==> flow/design.v (excerpt) <==
module apb_slave (
  input  logic        PCLK,
  input  logic        PRESETn,
  input  logic [31:0] PADDR,
  input  logic        PSEL,
  input  logic        PENABLE,
  input  logic        PWRITE,
  input  logic [31:0] PWDATA,
  output logic [31:0] PRDATA,
  output logic        PREADY,
  output logic        PSLVERR
);
  logic [15:0] [31:0] registers;
  logic [3:0] addr_index;
  logic       addr_valid;
  assign addr_index = PADDR[5:2];
  assign addr_valid = (PADDR[31:6] == 0);
  typedef enum logic [1:0] {
    IDLE,
    SETUP,
    ACCESS
  } apb_state_t;
  apb_state_t current_state, next_state;
  always_ff @(posedge PCLK or negedge PRESETn) begin
    if (!PRESETn) begin
      current_state <= IDLE;
    end else begin
      current_state <= next_state;
    end
  end
  always_comb begin
    case (current_state)
      IDLE: begin
        if (PSEL && !PENABLE)
          next_state = SETUP;
        else
          next_state = IDLE;
      end
      SETUP: begin
        if (PSEL && PENABLE)
          next_state = ACCESS;
        else
          next_state = IDLE;
      end
      ACCESS: begin
        if (PSEL && !PENABLE)
          next_state = SETUP;
        else
          next_state = IDLE;
      end
      default:
        next_state = IDLE;
    endcase
  end
  always_ff @(posedge PCLK or negedge PRESETn) begin
    if (!PRESETn) begin
      for (int i = 0; i < 16; i++)
        registers[i] <= 32'h0;
      PRDATA <= 32'h0;
      PREADY <= 1'b1;   
      PSLVERR <= 1'b0;  
    end
    else begin
      PREADY <= (next_state != SETUP);
      PSLVERR <= 1'b0;
      if (current_state == SETUP && PSEL && PENABLE) begin
        if (!addr_valid) begin
          PSLVERR <= 1'b1;
        end
        else if (!PWRITE) begin
          PRDATA <= registers[addr_index];
        end
      end
      if (current_state == ACCESS && PSEL && PENABLE && addr_valid && PWRITE) begin
        registers[addr_index] <= PWDATA;
      end
    end
  end
endmodule
Settings: LEC_CHECK=0, ABC_AREA=1, CAP_MARGIN=10, CELL_PAD_IN_SITES_DETAIL_PLACEMENT=1, CELL_PAD_IN_SITES_GLOBAL_PLACEMENT=0, CORE_ASPECT_RATIO=1.87, CORE_MARGIN=2, CORE_UTILIZATION=57, GPL_ROUTABILITY_DRIVEN=0, GPL_TIMING_DRIVEN=0, HOLD_SLACK_MARGIN=0.25, MAX_ROUTING_LAYER=met5, MIN_ROUTING_LAYER=met2, PLACE_DENSITY=0.46, SLEW_MARGIN=20, TNS_END_PERCENT=80; clock period 5.12 ns.
run.sh (not shown) runs the stock make flow with config.mk's settings and CLKGATE_MAP_FILE=.
The baseline stopped in 5_1_grt, error GRT-0116.
Next try:
==> flow/config.mk (replaced) <==
export PLATFORM = sky130hd
export DESIGN_NAME = apb_slave
export DESIGN_NICKNAME = apb_slave
export VERILOG_FILES = /design/flow/design.v
export SDC_FILE = /design/flow/constraint.sdc
export NUM_CORES = 4
export LEC_CHECK = 0
export ABC_AREA = 1
export CAP_MARGIN = 10
export CELL_PAD_IN_SITES_GLOBAL_PLACEMENT = 0
export CORE_MARGIN = 2
export CORE_UTILIZATION = 72
export CTS_CLUSTER_SIZE = 72
export GPL_ROUTABILITY_DRIVEN = 0
export GPL_TIMING_DRIVEN = 1
export HOLD_SLACK_MARGIN = -0.09
export MAX_ROUTING_LAYER = met5
export MIN_ROUTING_LAYER = met1
export PLACE_DENSITY = 0.63
export SLEW_MARGIN = 20
export TNS_END_PERCENT = 80
==> flow/constraint.sdc (replaced) <==
create_clock -name core_clock -period 2.18 [get_ports {PCLK}]
set_input_delay 0.4360 -clock core_clock [delete_from_list [all_inputs] [get_ports {PCLK}]]
set_output_delay 0.4360 -clock core_clock [all_outputs]
set_load 0.01 [all_outputs]
Result: Now the flow passed the timing, design-rule and antenna checks; die size decreases by 21%; synthesized cell count is unchanged; synthesized area does not change.
Next try:
==> flow/config.mk (replaced) <==
export PLATFORM = sky130hd
export DESIGN_NAME = apb_slave
export DESIGN_NICKNAME = apb_slave
export VERILOG_FILES = /design/flow/design.v
export SDC_FILE = /design/flow/constraint.sdc
export NUM_CORES = 4
export LEC_CHECK = 0
export CAP_MARGIN = 20
export CORE_MARGIN = 2
export CORE_UTILIZATION = 72
export SETUP_SLACK_MARGIN = -0.13
export SLEW_MARGIN = 20
==> flow/constraint.sdc (replaced) <==
create_clock -name core_clock -period 2.14 [get_ports {PCLK}]
set_input_delay 0.4280 -clock core_clock [delete_from_list [all_inputs] [get_ports {PCLK}]]
set_output_delay 0.4280 -clock core_clock [all_outputs]
set_load 0.01 [all_outputs]
Effect: This time the run completed and failed the layout checks on setup timing; via count shrinks by 55%; die area shrinks by 17%; hold slack is worse by 0.11 ns; worst setup slack is worse by 0.29 ns; routed wire length shrinks by 44%; sequential cell count is unchanged; global-route usage shrinks by 17 points; area after synthesis shrinks by 17%; total power shrinks by 6.0%.

* * *

apb_slave again, from the RTL that the note above started with.
make LEC_CHECK=0 CAP_MARGIN=10 CELL_PAD_IN_SITES_GLOBAL_PLACEMENT=0 CORE_MARGIN=2 CORE_UTILIZATION=72 CTS_CLUSTER_SIZE=41 GPL_ROUTABILITY_DRIVEN=0 GPL_TIMING_DRIVEN=1 MAX_ROUTING_LAYER=met5 MIN_ROUTING_LAYER=met1 SETUP_SLACK_MARGIN=0.63 SLEW_MARGIN=20 TNS_END_PERCENT=80 finish   # period 2.18 ns
The first run did not get past global routing (DPL-0033).
Change:
Settings changed: CAP_MARGIN 10 to 20, CELL_PAD_IN_SITES_GLOBAL_PLACEMENT 0 to not set, CORE_UTILIZATION 72 to 40, CTS_CLUSTER_SIZE 41 to not set, GPL_ROUTABILITY_DRIVEN 0 to not set, GPL_TIMING_DRIVEN 1 to not set, MAX_ROUTING_LAYER met5 to not set, MIN_ROUTING_LAYER met1 to not set, SETUP_SLACK_MARGIN 0.63 to not set, TNS_END_PERCENT 80 to not set.
Clock period 2.18 ns to 3.81 ns, I/O delays scaled along.
Outcome: This time the run finished with timing, DRC and antenna clean; area after synthesis stays the same; die size grows by 78%; synthesized cell count stays the same.
Change:
Settings changed: ABC_AREA set to 1, CAP_MARGIN 20 to 0, CORE_UTILIZATION 40 to 72, CTS_CLUSTER_SIZE set to 10, SETUP_SLACK_MARGIN set to 0.09.
Clock period 3.81 ns to 2.14 ns, I/O delays scaled along.
=>
- The changed run produced a clean layout
- register-to-register slack is worse by 1.0 ns
- via count grows by 130%
- worst setup slack degrades by 0.70 ns
- core utilization went up by 37 points
- wire length grows by about 80%
Change:
Settings changed: ABC_AREA 1 to not set, CAP_MARGIN 0 to 20, CTS_CLUSTER_SIZE 10 to not set, SETUP_SLACK_MARGIN 0.09 to -0.16.
Clock period 2.14 ns to 2.12 ns, I/O delays scaled along.
After rerunning: This time the run finished with setup timing left. Hold slack is better by 0.058 ns. Total power is lower by 5.3%. Final area is lower by 15%. Synthesized cell count is lower by 65%. Global-route usage is lower by 15 points. Routed wire length is lower by 43%. Die area is lower by 17%. Cell count is lower by 55%. Sequential share of layout area is higher by 7.1 points. Worst setup slack is worse by 0.29 ns. First-iteration DRC count is lower by 80%.

* * *

build 56:
apb_slave again, from the RTL that the note above started with.
Settings: LEC_CHECK=0, ABC_AREA=1, CAP_MARGIN=10, CELL_PAD_IN_SITES_GLOBAL_PLACEMENT=0, CORE_MARGIN=2, CORE_UTILIZATION=70, CTS_CLUSTER_SIZE=43, GPL_ROUTABILITY_DRIVEN=0, GPL_TIMING_DRIVEN=1, MAX_ROUTING_LAYER=met5, MIN_ROUTING_LAYER=met1, SETUP_SLACK_MARGIN=0.56, SLEW_MARGIN=20, TNS_END_PERCENT=80; clock period 2.25 ns.
Build 56: all stages done; final checks FAILED (negative setup slack).
Input-level comparison between build 30 and build 56:
Settings: CTS_CLUSTER_DIAMETER: unset -> 395; CTS_CLUSTER_SIZE: 43 -> unset; CELL_PAD_IN_SITES_GLOBAL_PLACEMENT: 0 -> 1; ABC_AREA: 1 -> unset; SETUP_SLACK_MARGIN: 0.56 -> -0.11; PLACE_DENSITY_LB_ADDON: unset -> 0.06; the clock period (ns, I/O delays scaled along): 2.25 -> 1.38.
Results
For build 30, the critical path class was register to register, unlike build 56, where it was primary input to register. Of the two values seen for largest combinational cell category by area, simple AND/OR/NAND/NOR gates was produced by build 56 and multiplexers by build 30. Cmp build 30 vs build 56: area fraction in compound gates after synthesis lower in build 30. Number of buffers added for setup after CTS in build 30 is about 110% above build 56. Against build 56, the final cell area of build 30 is lower. Diff build 56 -> build 30: relative area change from synthesis to final layout now larger, power share of the clock group now larger, sequential share of layout area now larger. Every stage of build 30 finished as expected; the final checks, on the other hand, flagged negative setup slack, which means the layout fails.
Here is what was changed in the inputs of build 38 compared with build 30.
Settings: CELL_PAD_IN_SITES_GLOBAL_PLACEMENT: 1 -> 0; SETUP_SLACK_MARGIN: -0.11 -> -0.05; CORE_UTILIZATION: 70 -> 72; CTS_CLUSTER_SIZE: unset -> 43; PLACE_DENSITY_LB_ADDON: 0.06 -> 0.25; ABC_AREA: unset -> 1; CTS_CLUSTER_DIAMETER: 395 -> unset; the clock period (ns, I/O delays scaled along): 1.38 -> 2.25.
Results
The flow did not stop early for build 38: all stages ran, and the layout cleared the timing, design-rule and antenna checks.
Relative to build 30, the total power measured on build 38 has decreased by more than a quarter.
Going from build 30 to build 38, required time of the worst setup path decreased 0.05 ns; sequential cell area fraction in the yosys report decreased 9.6 points.
Design area | build 38 above build 30
Compared to build 30, the routing of build 38 uses more wire.
NOTE global-route wire length before repair build 30->build 38 increased by more than half
The higher chip area estimate from yosys synthesis came out of build 38.
Taking build 30 as the reference point, the die span in y of build 38 rises by about 8%.
Delta (build 38 minus build 30): buffers inserted during post-CTS setup optimization down 42, sequential power down about 40%, clock-buffer cell count up about 11%.
### build 38 -> build 1
Settings: removing SETUP_SLACK_MARGIN (formerly -0.05); changing CORE_UTILIZATION from 72 to 68; removing CTS_CLUSTER_SIZE (formerly 43); removing ABC_AREA (formerly 1); removing PLACE_DENSITY_LB_ADDON (formerly 0.25); changing the clock period (ns, I/O delays scaled along) from 2.25 to 2.18.
--- outcome ---
- [flow] build 1 | stages: complete | final checks: fail | reason: negative setup slack
- Between build 38 and build 1, the flow reports maximum VDD drop increasing by more than a quarter.
- Summary of build 1 over build 38: area after synthesis fell by about 17%; routed wire length fell by about 45%; non-clock buffer count fell by 115.
- A capture point of the worst path of PRDATA[13] is what build 38 shows, while registers[159]$_DFFE_PN0P_ belongs to build 1.
Power is estimated from default activity; no workload was simulated.
